==> inputs of run a <==
==> flow/design.v <==
module cordic_dds # (
   parameter DW = 16,                
   parameter PIPE_DEPTH = 14,        
   parameter limP = 16'h4dba         
)
( 
   sin_o, cos_o, err_o,
   clk, phase_i
);
   input             clk;
   input [DW-1:0]    phase_i;        
   output [DW:0]     sin_o, cos_o;   
   output [DW:0]     err_o;          
   reg [DW:0] cos_r, sin_o_r;
   reg [DW:0] x[PIPE_DEPTH:0];
   reg [DW:0] y[PIPE_DEPTH:0];
   reg [DW:0] z[PIPE_DEPTH:0];
   reg [1:0] quadrant [PIPE_DEPTH:0];
   wire [DW:0] atan_rom[PIPE_DEPTH:0];
   assign atan_rom[0] = 8189;
   assign atan_rom[1] = 4834;
   assign atan_rom[2] = 2554;
   assign atan_rom[3] = 1296;
   assign atan_rom[4] = 650;
   assign atan_rom[5] = 325;
   assign atan_rom[6] = 162;
   assign atan_rom[7] = 81;
   assign atan_rom[8] = 40;
   assign atan_rom[9] = 20;
   assign atan_rom[10] = 10;
   assign atan_rom[11] = 5;
   assign atan_rom[12] = 2;
   assign atan_rom[13] = 1;
   assign atan_rom[14] = 0;
   always @ (posedge clk) begin  
      x[0] <= {1'b0, limP};
      y[0] <= 0;
      z[0] <= {3'b0, phase_i[DW-1-2:0]};  
   end
   always @ (posedge clk) begin  
      x[1] <= x[0] - y[0];
      y[1] <= x[0] + y[0];
      z[1] <= z[0] - atan_rom[0];  
   end
   generate
      genvar k;
      for(k=1; k<PIPE_DEPTH; k=k+1) begin
         always @ (posedge clk) begin
            if (z[k][DW]) begin  
               x[k+1] <= x[k] + {{k{y[k][DW]}},y[k][DW:k]};  
               y[k+1] <= y[k] - {{k{x[k][DW]}},x[k][DW:k]};  
               z[k+1] <= z[k] + atan_rom[k];
            end else begin
               x[k+1] <= x[k] - {{k{y[k][DW]}},y[k][DW:k]};
               y[k+1] <= y[k] + {{k{x[k][DW]}},x[k][DW:k]};
               z[k+1] <= z[k] - atan_rom[k];
            end
         end
      end
   endgenerate
   always @ (posedge clk) begin
      quadrant[0] <= phase_i[DW-1:DW-2];
   end
   generate
      genvar j;
      for(j=0; j<PIPE_DEPTH; j=j+1) begin
         always @ (posedge clk) begin
            quadrant[j+1] <= quadrant[j];
         end
      end
   endgenerate
   always @ (posedge clk)
      case(quadrant[PIPE_DEPTH])
         2'b00: begin
            cos_r <= x[PIPE_DEPTH];  
            sin_o_r <= y[PIPE_DEPTH];  
         end
         2'b01: begin
            cos_r <= ~(y[PIPE_DEPTH]) + 1'b1;  
            sin_o_r <= x[PIPE_DEPTH];  
         end
         2'b10: begin
            cos_r <= ~(x[PIPE_DEPTH]) + 1'b1;  
            sin_o_r <= ~(y[PIPE_DEPTH]) + 1'b1;  
         end
         2'b11: begin
            cos_r <= y[PIPE_DEPTH];  
            sin_o_r <= ~(x[PIPE_DEPTH]) + 1'b1;  
         end
      endcase
   assign cos_o = cos_r;
   assign sin_o = sin_o_r;
   assign err_o = z[PIPE_DEPTH];
endmodule
==> flow/run.sh <==
#!/bin/bash
# the make line also repeats each setting of config.mk as NAME=value (left out here)
make -C /OpenROAD-flow-scripts/flow DESIGN_CONFIG=/design/flow/config.mk WORK_HOME=/design/flow/orfs CLKGATE_MAP_FILE= finish
==> flow/config.mk <==
export PLATFORM = sky130hd
export DESIGN_NAME = cordic_dds
export DESIGN_NICKNAME = cordic_dds
export VERILOG_FILES = /design/flow/design.v
export SDC_FILE = /design/flow/constraint.sdc
export NUM_CORES = 4
export LEC_CHECK = 0
export CAP_MARGIN = 35
export CELL_PAD_IN_SITES_GLOBAL_PLACEMENT = 1
export CORE_ASPECT_RATIO = 1.11
export CORE_MARGIN = 5
export CORE_UTILIZATION = 40
export GPL_ROUTABILITY_DRIVEN = 0
export HOLD_SLACK_MARGIN = 0.22
export MAX_ROUTING_LAYER = met4
export MIN_ROUTING_LAYER = met2
export PLACE_DENSITY_LB_ADDON = 0.21
export SETUP_SLACK_MARGIN = 0.53
export SLEW_MARGIN = 30
==> flow/constraint.sdc <==
create_clock -name core_clock -period 3.65 [get_ports {clk}]
set_input_delay 0.7300 -clock core_clock [delete_from_list [all_inputs] [get_ports {clk}]]
set_output_delay 0.7300 -clock core_clock [all_outputs]
set_load 0.01 [all_outputs]
==> run b: changes against run a <==
CAP_MARGIN = 20   (was 35)
CELL_PAD_IN_SITES_DETAIL_PLACEMENT = 0   (was unset)
CELL_PAD_IN_SITES_GLOBAL_PLACEMENT = 3   (was 1)
CORE_ASPECT_RATIO = 1.25   (was 1.11)
CORE_MARGIN = 9   (was 5)
CTS_CLUSTER_SIZE = 55   (was unset)
GPL_ROUTABILITY_DRIVEN = unset   (was 0)
GPL_TIMING_DRIVEN = 1   (was unset)
HOLD_SLACK_MARGIN = unset   (was 0.22)
MAX_ROUTING_LAYER = unset   (was met4)
PLACE_DENSITY_LB_ADDON = unset   (was 0.21)
SETUP_SLACK_MARGIN = unset   (was 0.53)
SLEW_MARGIN = 20   (was 30)
TNS_END_PERCENT = 5   (was unset)
==> flow/constraint.sdc (replaced) <==
create_clock -name core_clock -period 4.98 [get_ports {clk}]
set_input_delay 0.9960 -clock core_clock [delete_from_list [all_inputs] [get_ports {clk}]]
set_output_delay 0.9960 -clock core_clock [all_outputs]
set_load 0.01 [all_outputs]
==> run c: changes against run a <==
ABC_AREA = 1   (was unset)
CAP_MARGIN = 0   (was 35)
CELL_PAD_IN_SITES_DETAIL_PLACEMENT = 2   (was unset)
CELL_PAD_IN_SITES_GLOBAL_PLACEMENT = unset   (was 1)
CORE_ASPECT_RATIO = unset   (was 1.11)
CORE_MARGIN = 9   (was 5)
CORE_UTILIZATION = 31   (was 40)
CTS_CLUSTER_DIAMETER = 232   (was unset)
CTS_CLUSTER_SIZE = 23   (was unset)
GPL_TIMING_DRIVEN = 0   (was unset)
HOLD_SLACK_MARGIN = 0.08   (was 0.22)
MAX_ROUTING_LAYER = unset   (was met4)
MIN_ROUTING_LAYER = met1   (was met2)
PLACE_DENSITY_LB_ADDON = 0.27   (was 0.21)
SETUP_SLACK_MARGIN = 0.04   (was 0.53)
SLEW_MARGIN = 40   (was 30)
TNS_END_PERCENT = 10   (was unset)
==> flow/constraint.sdc (replaced) <==
create_clock -name core_clock -period 7.0 [get_ports {clk}]
set_input_delay 1.4000 -clock core_clock [delete_from_list [all_inputs] [get_ports {clk}]]
set_output_delay 1.4000 -clock core_clock [all_outputs]
set_load 0.01 [all_outputs]
==> qor summary <==
Result of the run: run b finished clean; run a complete, but fails checks; run c finished clean
Layout check failures: run b -; run a DRC; run c -
Total global routing track utilization: run b 27.7%; run a 28.3%; run c 23.5%
Fraction of met1 tracks used by global routing: run b 0%; run a 0%; run c 23.0%
Met2 global-route usage: run b 36.9%; run a 35.4%; run c 47.1%
Number of standard cells in the final layout excluding fillers: run b 6488; run a 6651; run c 9775
Via count of the routed design: run b 47500; run a 48700; run c 52700
Met3 wire length: run b 41.4 mm; run a 39.5 mm; run c 5.97 mm
Yosys cell count: run b 4873; run a 4873; run c 7492
Comb area: run b 0.0280 sq mm; run a 0.0299 sq mm; run c 0.0332 sq mm
Sequential fraction of the synthesis area: run b 32.9%; run a 32.9%; run c 28.0%
